// scr_search
module scr_search(clk,rst,start,R_fixed,angle1,adder,error,X,Y,done
    );
Settings: LEC_CHECK=0, CAP_MARGIN=20, CORE_MARGIN=2, CORE_UTILIZATION=57, SETUP_SLACK_MARGIN=-0.58, SLEW_MARGIN=20; clock period 9.21 ns.
run.sh (not shown) runs the stock make flow with config.mk's settings and CLKGATE_MAP_FILE=.
The baseline did not get past global routing (5_1_grt) (GRT-0116).
Rerun with:
--- a/flow/config.mk
+++ b/flow/config.mk
@@ -10,2 +10,2 @@
-export CORE_UTILIZATION = 57
-export SETUP_SLACK_MARGIN = -0.58
+export CORE_UTILIZATION = 25
+export PLACE_DENSITY = 0.45
==> flow/constraint.sdc (replaced) <==
create_clock -name core_clock -period 15.6 [get_ports {clk}]
set_input_delay 3.1200 -clock core_clock [delete_from_list [all_inputs] [get_ports {clk}]]
set_output_delay 3.1200 -clock core_clock [all_outputs]
set_load 0.01 [all_outputs]
The changed run produced a clean layout. Synthesized area does not change. Die size increases by 120%. Synthesized cell count stays the same.
Rerun with:
--- a/flow/config.mk
+++ b/flow/config.mk
@@ -10 +10 @@
-export CORE_UTILIZATION = 25
+export CORE_UTILIZATION = 10
==> flow/constraint.sdc (replaced) <==
create_clock -name core_clock -period 15.7 [get_ports {clk}]
set_input_delay 3.1400 -clock core_clock [delete_from_list [all_inputs] [get_ports {clk}]]
set_output_delay 3.1400 -clock core_clock [all_outputs]
set_load 0.01 [all_outputs]
Synthesized area is unchanged.
First-iteration DRC count came out lower by a few percent.
Clock power came out higher by about a fifth.
Clock skew came out higher by 7.2 ps.
Design area came out higher by a little under a tenth.

* * *

== exp/pepper ==
Starting RTL as in the previous note.
==> flow/design.v (excerpt) <==
module scr_search(clk,rst,start,R_fixed,angle1,adder,error,X,Y,done
    );
wire [13:0] R_LUT[255:0];
wire [13:0] tan_LUT[255:0];
wire [3:0] adder_LUT[255:0];
wire [13:0] sind_LUT[19:0];
assign sind_LUT[0]=14'b00000001001001;
assign sind_LUT[1]=14'b00000001010000;
assign sind_LUT[2]=14'b00000001011000;
assign sind_LUT[3]=14'b00000001011111;
assign sind_LUT[4]=14'b00000001100110;
assign sind_LUT[5]=14'b00000001101110;
assign sind_LUT[6]=14'b00000001110101;
assign sind_LUT[7]=14'b00000001111100;
assign sind_LUT[8]=14'b00000010000100;
assign sind_LUT[9]=14'b00000010001011;
assign sind_LUT[10]=14'b00000010010010;
assign sind_LUT[11]=14'b00000010011010;
assign sind_LUT[12]=14'b00000010100001;
assign sind_LUT[13]=14'b00000010101000;
assign sind_LUT[14]=14'b00000010110000;
assign sind_LUT[15]=14'b00000010110111;
assign sind_LUT[16]=14'b00000010111110;
assign sind_LUT[17]=14'b00000011000110;
assign sind_LUT[18]=14'b00000011001101;
assign sind_LUT[19]=14'b00000011010100;
assign R_LUT[0]=14'b000000000000000;
assign R_LUT[1]=14'b000000010000000;
assign R_LUT[2]=14'b000000100000000;
assign R_LUT[3]=14'b000000110000000;
assign R_LUT[4]=14'b000001000000000;
assign R_LUT[5]=14'b000001010000000;
assign R_LUT[6]=14'b000001100000000;
assign R_LUT[7]=14'b000001110000000;
assign R_LUT[8]=14'b000010000000000;
assign R_LUT[9]=14'b000010010000000;
assign R_LUT[10]=14'b00010100000000;
assign R_LUT[11]=14'b00010110000000;
assign R_LUT[12]=14'b00011000000000;
  ...
export LEC_CHECK = 0
export CAP_MARGIN = 20
export CORE_MARGIN = 2
export CORE_UTILIZATION = 45
export SETUP_SLACK_MARGIN = 1.78
export SLEW_MARGIN = 20
create_clock -name core_clock -period 6.3 [get_ports {clk}]
As the logs show, exp/pepper stopped at 5_1_grt after a tool error, so it never reached the end of the flow.
Edits applied to the flow inputs when going from exp/pepper to exp/fjord:
- a change of CORE_UTILIZATION from 45 to 25
- an added PLACE_DENSITY of 0.45
- a deleted SETUP_SLACK_MARGIN that had been 1.78
- a change of the clock period (ns, I/O delays scaled along) from 6.3 to 11.3
[summary]
exp/fjord: PASS, flow complete, no timing, DRC or antenna violations
As far as AND-OR/OR-AND share of the synthesized area goes, exp/fjord and exp/pepper are indistinguishable; the numbers are identical.
Die height | exp/fjord above exp/pepper
exp/fjord against exp/pepper: placed instance count went down, die width went up by 33%, standard-cell row count climbed 21, die area rose 22,000 um2, clock tree buffer depth flat.
Edits applied to the flow inputs when going from exp/fjord to exp/cedar:
- changing CORE_UTILIZATION from 25 to 27
==> comparison <==
Compared exp/cedar vs exp/fjord, and hold slack is down in exp/cedar.
Clock power share essentially unchanged between exp/cedar and exp/fjord.
Relative to exp/fjord, the starting utilization of the core area of exp/cedar is higher by 2.0 points.
Diff exp/cedar..exp/fjord | sum of negative setup slack | unchanged
In the final reports, the cell area of exp/cedar is smaller than that of exp/fjord.
In the metrics for exp/cedar and exp/fjord, the one carrying the higher global-route wire length before repair is exp/fjord.
exp/cedar vs exp/fjord: total power up in exp/cedar
Changes in exp/umber relative to exp/cedar:
- CORE_UTILIZATION: 27 -> 22
- the clock period (ns, I/O delays scaled along): 11.3 -> 12.1
Findings:
- Design area improves in exp/umber relative to exp/cedar.
- As far as share of synthesized cell area in full adder, half adder and majority cells goes, exp/cedar and exp/umber are indistinguishable; the numbers are identical.
- Measured against each other, exp/cedar and exp/umber differ in ratio of routed vias to standard cells, the lower figure coming from exp/umber.
- Diff exp/cedar -> exp/umber: post-route non-filler standard cell count rose by 66; worst slew margin relative to its limit now larger.

* * *

## job 2722
Starting RTL as in the previous note.
==> flow/config.mk <==
export PLATFORM = sky130hd
export DESIGN_NAME = scr_search
export DESIGN_NICKNAME = scr_search
export VERILOG_FILES = /design/flow/design.v
export SDC_FILE = /design/flow/constraint.sdc
export NUM_CORES = 4
export LEC_CHECK = 0
export CAP_MARGIN = 20
export CORE_MARGIN = 2
export CORE_UTILIZATION = 59
export SETUP_SLACK_MARGIN = 3.27
export SLEW_MARGIN = 20
export TNS_END_PERCENT = 5
==> flow/constraint.sdc <==
create_clock -name core_clock -period 13.7 [get_ports {clk}]
set_input_delay 2.7400 -clock core_clock [delete_from_list [all_inputs] [get_ports {clk}]]
set_output_delay 2.7400 -clock core_clock [all_outputs]
set_load 0.01 [all_outputs]
Job 2722 did not make it past 5_1_grt, where a tool error ended it.
For job 1844, these inputs were changed with respect to job 2722:
Settings: a deleted SETUP_SLACK_MARGIN that had been 3.27; a deleted TNS_END_PERCENT that had been 5; a change of CORE_UTILIZATION from 59 to 58; a change of the clock period (ns, I/O delays scaled along) from 13.7 to 8.15.
--- outcome ---
In the summary table, job 1844 is marked failed, with error GRT-0116 raised in 5_1_grt.
Changes observed in job 1844 relative to job 2722: buffer count from post-CTS setup fixing has increased, clock sink total essentially unchanged, starting utilization of the core area down 0.38 points.
[compare] base=job 2722 new=job 1844: post-synthesis share of cell area spent on full adders, half adders and majority gates has remained practically unchanged, instance count after placement with tap cells included has increased.
What job 3692 does differently from job 1844 at the input level:
Settings: changing the clock period (ns, I/O delays scaled along) from 8.15 to 8.11.
Findings:
Status: job 3692 FAILED at 5_1_grt (tool error)
Job 1844 -> job 3692: number of buffers inserted to repair setup after CTS increased by a little under 10%
Reported for job 3692 and job 1844, maximum buffer depth of the clock tree turned out identical to the last digit.
Job 1844 → job 3692: placement-stage worst setup slack -0.38 ns; count of placed standard cells including taps ~0 delta; synthesized cell count ~0 delta; placed standard-cell area +about 0.37%.
No activity file was given, so power comes from the tool's default toggle rates.
